// calc_didactic
module calc_didactic(
        clk,
        rst,
        mem_addr,
        mem_we,
        mem_wdata,
        mem_rdata
    );
Size: ~240 flip-flops, about 45 I/O pins.
Settings: LEC_CHECK=0, CAP_MARGIN=10, CORE_MARGIN=2, CORE_UTILIZATION=72, HOLD_SLACK_MARGIN=-0.05, SETUP_SLACK_MARGIN=0.96, SLEW_MARGIN=20; clock period 7.97 ns.
run.sh (not shown) runs the stock make flow with config.mk's settings and CLKGATE_MAP_FILE=.
The first run died in 5_1_grt, error GRT-0232.
Change:
--- a/flow/config.mk
+++ b/flow/config.mk
@@ -8 +8 @@
-export CAP_MARGIN = 10
+export CAP_MARGIN = 20
@@ -10,3 +10 @@
-export CORE_UTILIZATION = 72
-export HOLD_SLACK_MARGIN = -0.05
-export SETUP_SLACK_MARGIN = 0.96
+export CORE_UTILIZATION = 59
==> flow/constraint.sdc (replaced) <==
create_clock -name core_clock -period 5.39 [get_ports {clk}]
set_input_delay 1.0780 -clock core_clock [delete_from_list [all_inputs] [get_ports {clk}]]
set_output_delay 1.0780 -clock core_clock [all_outputs]
set_load 0.01 [all_outputs]
Result: This time the run finished but fails on setup timing. Die size rises by about a fifth. Synthesized area stays the same. Synthesized cell count stays the same.
Change:
--- a/flow/config.mk
+++ b/flow/config.mk
@@ -10 +10 @@
-export CORE_UTILIZATION = 59
+export CORE_UTILIZATION = 57
==> flow/constraint.sdc (replaced) <==
create_clock -name core_clock -period 8.39 [get_ports {clk}]
set_input_delay 1.6780 -clock core_clock [delete_from_list [all_inputs] [get_ports {clk}]]
set_output_delay 1.6780 -clock core_clock [all_outputs]
set_load 0.01 [all_outputs]
The changed run completed with no timing, DRC or antenna violations; worst setup slack gains 2.0 ns; global-route usage is lower by 6.5 points; final area is lower by 21%; synthesized area is unchanged; clock power is lower by 41%; clock-buffer cell count is lower by 4.
Change:
--- a/flow/config.mk
+++ b/flow/config.mk
@@ -10 +10,4 @@
-export CORE_UTILIZATION = 57
+export CORE_UTILIZATION = 69
+export CTS_CLUSTER_DIAMETER = 29
+export MAX_ROUTING_LAYER = met4
+export SETUP_SLACK_MARGIN = 0.21
==> flow/constraint.sdc (replaced) <==
create_clock -name core_clock -period 6.43 [get_ports {clk}]
set_input_delay 1.2860 -clock core_clock [delete_from_list [all_inputs] [get_ports {clk}]]
set_output_delay 1.2860 -clock core_clock [all_outputs]
set_load 0.01 [all_outputs]
After rerunning:
- The changed run did not get past 5_1_grt
- synthesized area is unchanged
- die size came out lower by about 17%
- synthesized cell count stays the same

========
calc_didactic again, from the RTL that the note above started with.
## calc_didactic
module calc_didactic(
        clk,
        rst,
        mem_addr,
        mem_we,
        mem_wdata,
        mem_rdata
    );
export LEC_CHECK = 0
export ABC_AREA = 1
export CAP_MARGIN = 20
export CORE_ASPECT_RATIO = 1.99
export CORE_MARGIN = 2
export CORE_UTILIZATION = 59
export CTS_CLUSTER_DIAMETER = 245
export CTS_CLUSTER_SIZE = 98
export PLACE_DENSITY = 0.39
export SETUP_SLACK_MARGIN = 2.58
export SLEW_MARGIN = 40
export TNS_END_PERCENT = 10
create_clock -name core_clock -period 10.0 [get_ports {clk}]
The first run failed in global routing (5_1_grt) with GRT-0116.
==> next run, changes <==
- CORE_ASPECT_RATIO: 1.99 -> unset
- CORE_UTILIZATION: 59 -> 70
- CTS_CLUSTER_DIAMETER: 245 -> 49
- CTS_CLUSTER_SIZE: 98 -> unset
- PLACE_DENSITY: 0.39 -> 0.84
- SETUP_SLACK_MARGIN: 2.58 -> unset
- SLEW_MARGIN: 40 -> 20
- TNS_END_PERCENT: 10 -> unset
- clock period: 10.0 -> 5.94 ns (I/O delays scaled with it)
What happened: The new run finished but failed the layout checks on negative setup slack; die area went down by about a fifth; synthesized cell count does not change; synthesized area is unchanged.

========
Starting RTL as in the previous note.
Settings: LEC_CHECK=0, CAP_MARGIN=20, CELL_PAD_IN_SITES_DETAIL_PLACEMENT=1, CORE_MARGIN=5, CORE_UTILIZATION=40, CTS_CLUSTER_SIZE=15, SLEW_MARGIN=20; clock period 10.2 ns.
Next try:
==> flow/config.mk (replaced) <==
export PLATFORM = sky130hd
export DESIGN_NAME = calc_didactic
export DESIGN_NICKNAME = calc_didactic
export VERILOG_FILES = /design/flow/design.v
export SDC_FILE = /design/flow/constraint.sdc
export NUM_CORES = 4
export LEC_CHECK = 0
export CAP_MARGIN = 10
export CORE_MARGIN = 2
export CORE_UTILIZATION = 72
export SETUP_SLACK_MARGIN = 1.08
export SLEW_MARGIN = 20
==> flow/constraint.sdc (replaced) <==
create_clock -name core_clock -period 8.16 [get_ports {clk}]
set_input_delay 1.6320 -clock core_clock [delete_from_list [all_inputs] [get_ports {clk}]]
set_output_delay 1.6320 -clock core_clock [all_outputs]
set_load 0.01 [all_outputs]
Outcome: Now the flow aborted during global routing, error GRT-0232; die area came out lower by well over a third; synthesized cell count stays the same; synthesized area stays the same.
Next try:
--- a/flow/config.mk
+++ b/flow/config.mk
@@ -7,6 +7,9 @@
 export LEC_CHECK = 0
-export CAP_MARGIN = 10
+export ABC_AREA = 1
+export CAP_MARGIN = 20
 export CORE_MARGIN = 2
 export CORE_UTILIZATION = 72
-export SETUP_SLACK_MARGIN = 1.08
+export CTS_CLUSTER_DIAMETER = 57
+export CTS_CLUSTER_SIZE = 72
+export PLACE_DENSITY_LB_ADDON = 0.19
 export SLEW_MARGIN = 20
==> flow/constraint.sdc (replaced) <==
create_clock -name core_clock -period 5.55 [get_ports {clk}]
set_input_delay 1.1100 -clock core_clock [delete_from_list [all_inputs] [get_ports {clk}]]
set_output_delay 1.1100 -clock core_clock [all_outputs]
set_load 0.01 [all_outputs]
=> The new run ran to the end with violations: negative setup slack. Die size grows by 0.86%. Synthesized area increases by 0.88%. Synthesized cell count came out higher by 22%.
Next try:
==> flow/config.mk (replaced) <==
export PLATFORM = sky130hd
export DESIGN_NAME = calc_didactic
export DESIGN_NICKNAME = calc_didactic
export VERILOG_FILES = /design/flow/design.v
export SDC_FILE = /design/flow/constraint.sdc
export NUM_CORES = 4
export LEC_CHECK = 0
export CAP_MARGIN = 20
export CORE_MARGIN = 2
export CORE_UTILIZATION = 71
export CTS_CLUSTER_SIZE = 37
export SETUP_SLACK_MARGIN = 0.7
export SLEW_MARGIN = 20
==> flow/constraint.sdc (replaced) <==
create_clock -name core_clock -period 5.2 [get_ports {clk}]
set_input_delay 1.0400 -clock core_clock [delete_from_list [all_inputs] [get_ports {clk}]]
set_output_delay 1.0400 -clock core_clock [all_outputs]
set_load 0.01 [all_outputs]
With this change the flow stopped in global routing with GRT-0116.
Die size is higher by 0.51%.
Synthesized area is lower by 0.87%.
Synthesized cell count is lower by 18%.
Next try:
--- a/flow/config.mk
+++ b/flow/config.mk
@@ -9,5 +9,6 @@
 export CORE_MARGIN = 2
-export CORE_UTILIZATION = 71
-export CTS_CLUSTER_SIZE = 37
-export SETUP_SLACK_MARGIN = 0.7
+export CORE_UTILIZATION = 67
+export CTS_CLUSTER_DIAMETER = 30
+export MAX_ROUTING_LAYER = met4
+export SETUP_SLACK_MARGIN = 0.21
 export SLEW_MARGIN = 20
==> flow/constraint.sdc (replaced) <==
create_clock -name core_clock -period 6.43 [get_ports {clk}]
set_input_delay 1.2860 -clock core_clock [delete_from_list [all_inputs] [get_ports {clk}]]
set_output_delay 1.2860 -clock core_clock [all_outputs]
set_load 0.01 [all_outputs]
The new run aborted during global routing (ODB-0269).
Die area grows by 5.8%.
Synthesized area is unchanged.
Synthesized cell count is unchanged.

========
Starting RTL as in the previous note.
==> flow/design.v (excerpt) <==
module calc_didactic(
        clk,
        rst,
        mem_addr,
        mem_we,
        mem_wdata,
        mem_rdata
    );
export LEC_CHECK = 0
export ABC_AREA = 1
export CAP_MARGIN = 5
export CELL_PAD_IN_SITES_GLOBAL_PLACEMENT = 3
export CORE_ASPECT_RATIO = 1.14
export CORE_MARGIN = 4
export CORE_UTILIZATION = 42
export CTS_CLUSTER_DIAMETER = 165
export CTS_CLUSTER_SIZE = 39
export GPL_ROUTABILITY_DRIVEN = 0
export GPL_TIMING_DRIVEN = 0
export MAX_ROUTING_LAYER = met4
export MIN_ROUTING_LAYER = met2
export PLACE_DENSITY = 0.57
export SLEW_MARGIN = 10
create_clock -name core_clock -period 8.61 [get_ports {clk}]
The first run never finished: it broke off in global placement, error GPL-0301.
==> next run, changes <==
==> flow/config.mk (replaced) <==
export PLATFORM = sky130hd
export DESIGN_NAME = calc_didactic
export DESIGN_NICKNAME = calc_didactic
export VERILOG_FILES = /design/flow/design.v
export SDC_FILE = /design/flow/constraint.sdc
export NUM_CORES = 4
export LEC_CHECK = 0
export CAP_MARGIN = 20
export CORE_MARGIN = 2
export CORE_UTILIZATION = 42
export CTS_CLUSTER_DIAMETER = 165
export MAX_ROUTING_LAYER = met4
export PLACE_DENSITY = 0.57
export SLEW_MARGIN = 10
Effect:
- The new run ran to the end with no violations
- die size is lower by 4.7%
- synthesized cell count is lower by 18%
- synthesized area is lower by 0.87%
==> next run, changes <==
--- a/flow/config.mk
+++ b/flow/config.mk
@@ -8,7 +8,4 @@
 export CAP_MARGIN = 20
 export CORE_MARGIN = 2
-export CORE_UTILIZATION = 42
-export CTS_CLUSTER_DIAMETER = 165
-export MAX_ROUTING_LAYER = met4
-export PLACE_DENSITY = 0.57
-export SLEW_MARGIN = 10
+export CORE_UTILIZATION = 62
+export SLEW_MARGIN = 20
==> flow/constraint.sdc (replaced) <==
create_clock -name core_clock -period 7.31 [get_ports {clk}]
set_input_delay 1.4620 -clock core_clock [delete_from_list [all_inputs] [get_ports {clk}]]
set_output_delay 1.4620 -clock core_clock [all_outputs]
set_load 0.01 [all_outputs]
=> The changed run finished clean. Total power is higher by 23%. Synthesized area does not change. Critical path depth is lower by 3. First-iteration DRC count is higher by 42%. Die size is lower by 32%. Sequential power is higher by 19%. Non-clock buffer count is higher by 29. Utilization is higher by 24 points. Final cell count is lower by 6.4%. Combinational power is higher by 25%. Routed wire length is lower by 1.9%.
==> next run, changes <==
--- a/flow/config.mk
+++ b/flow/config.mk
@@ -6,6 +6,9 @@
 export NUM_CORES = 4
 export LEC_CHECK = 0
+export ABC_AREA = 1
 export CAP_MARGIN = 20
 export CORE_MARGIN = 2
-export CORE_UTILIZATION = 62
+export CORE_UTILIZATION = 72
+export CTS_CLUSTER_DIAMETER = 57
+export PLACE_DENSITY_LB_ADDON = 0.19
 export SLEW_MARGIN = 20
==> flow/constraint.sdc (replaced) <==
create_clock -name core_clock -period 6.52 [get_ports {clk}]
set_input_delay 1.3040 -clock core_clock [delete_from_list [all_inputs] [get_ports {clk}]]
set_output_delay 1.3040 -clock core_clock [all_outputs]
set_load 0.01 [all_outputs]
The new run ran to the end with violations: setup timing. Routed wire length hardly moves. Worst setup slack got worse by 0.20 ns. Via count is higher by 9.3%. Global-route usage is higher by 5.0 points. Sequential cell count is unchanged. Cell area is lower by 0.60%. Sequential share of layout area is higher by 0.14 points. Synthesized cell count is higher by 22%. Combinational power is lower by 60%. Synthesized area is higher by 0.88%. Power is higher by 2.9%.
==> next run, changes <==
--- a/flow/config.mk
+++ b/flow/config.mk
@@ -10,5 +10,7 @@
 export CORE_MARGIN = 2
 export CORE_UTILIZATION = 72
-export CTS_CLUSTER_DIAMETER = 57
-export PLACE_DENSITY_LB_ADDON = 0.19
+export CTS_CLUSTER_DIAMETER = 49
+export CTS_CLUSTER_SIZE = 36
+export PLACE_DENSITY = 0.84
+export SETUP_SLACK_MARGIN = -0.33
 export SLEW_MARGIN = 20
==> flow/constraint.sdc (replaced) <==
create_clock -name core_clock -period 5.5 [get_ports {clk}]
set_input_delay 1.1000 -clock core_clock [delete_from_list [all_inputs] [get_ports {clk}]]
set_output_delay 1.1000 -clock core_clock [all_outputs]
set_load 0.01 [all_outputs]
Effect:
- The new run finished but fails on setup timing
- worst hold slack is about the same
- design area climbs by a few percent
- via count rises by a little under a tenth
- routed wire length is higher by a little under a tenth
- cell count goes up by a few percent
- sequential power increases by about a fifth
- die area stays the same
- flip-flop count does not change
- utilization went up by 4.1 points
- worst setup slack is worse by 0.40 ns
- area after synthesis is unchanged
==> next run, changes <==
==> flow/config.mk (replaced) <==
export PLATFORM = sky130hd
export DESIGN_NAME = calc_didactic
export DESIGN_NICKNAME = calc_didactic
export VERILOG_FILES = /design/flow/design.v
export SDC_FILE = /design/flow/constraint.sdc
export NUM_CORES = 4
export LEC_CHECK = 0
export CAP_MARGIN = 20
export CORE_MARGIN = 2
export CORE_UTILIZATION = 40
export SLEW_MARGIN = 20
==> flow/constraint.sdc (replaced) <==
create_clock -name core_clock -period 9.71 [get_ports {clk}]
set_input_delay 1.9420 -clock core_clock [delete_from_list [all_inputs] [get_ports {clk}]]
set_output_delay 1.9420 -clock core_clock [all_outputs]
set_load 0.01 [all_outputs]
Outcome: Now the flow finished clean; global-route usage drops by 23 points; total power drops by well over a third; synthesized cell count drops by about a fifth; first-iteration DRC count drops by well over a third; non-clock buffer count drops by 108; design area drops by a few percent; count of clock-buffer cells in the layout climbs by 7; final cell count drops by roughly a tenth; via count drops by about a fifth; clock power drops by well over a third; sequential share of layout area climbs by 2.0 points.
Power figures rest on the tool's default switching activity, not on a simulated workload.
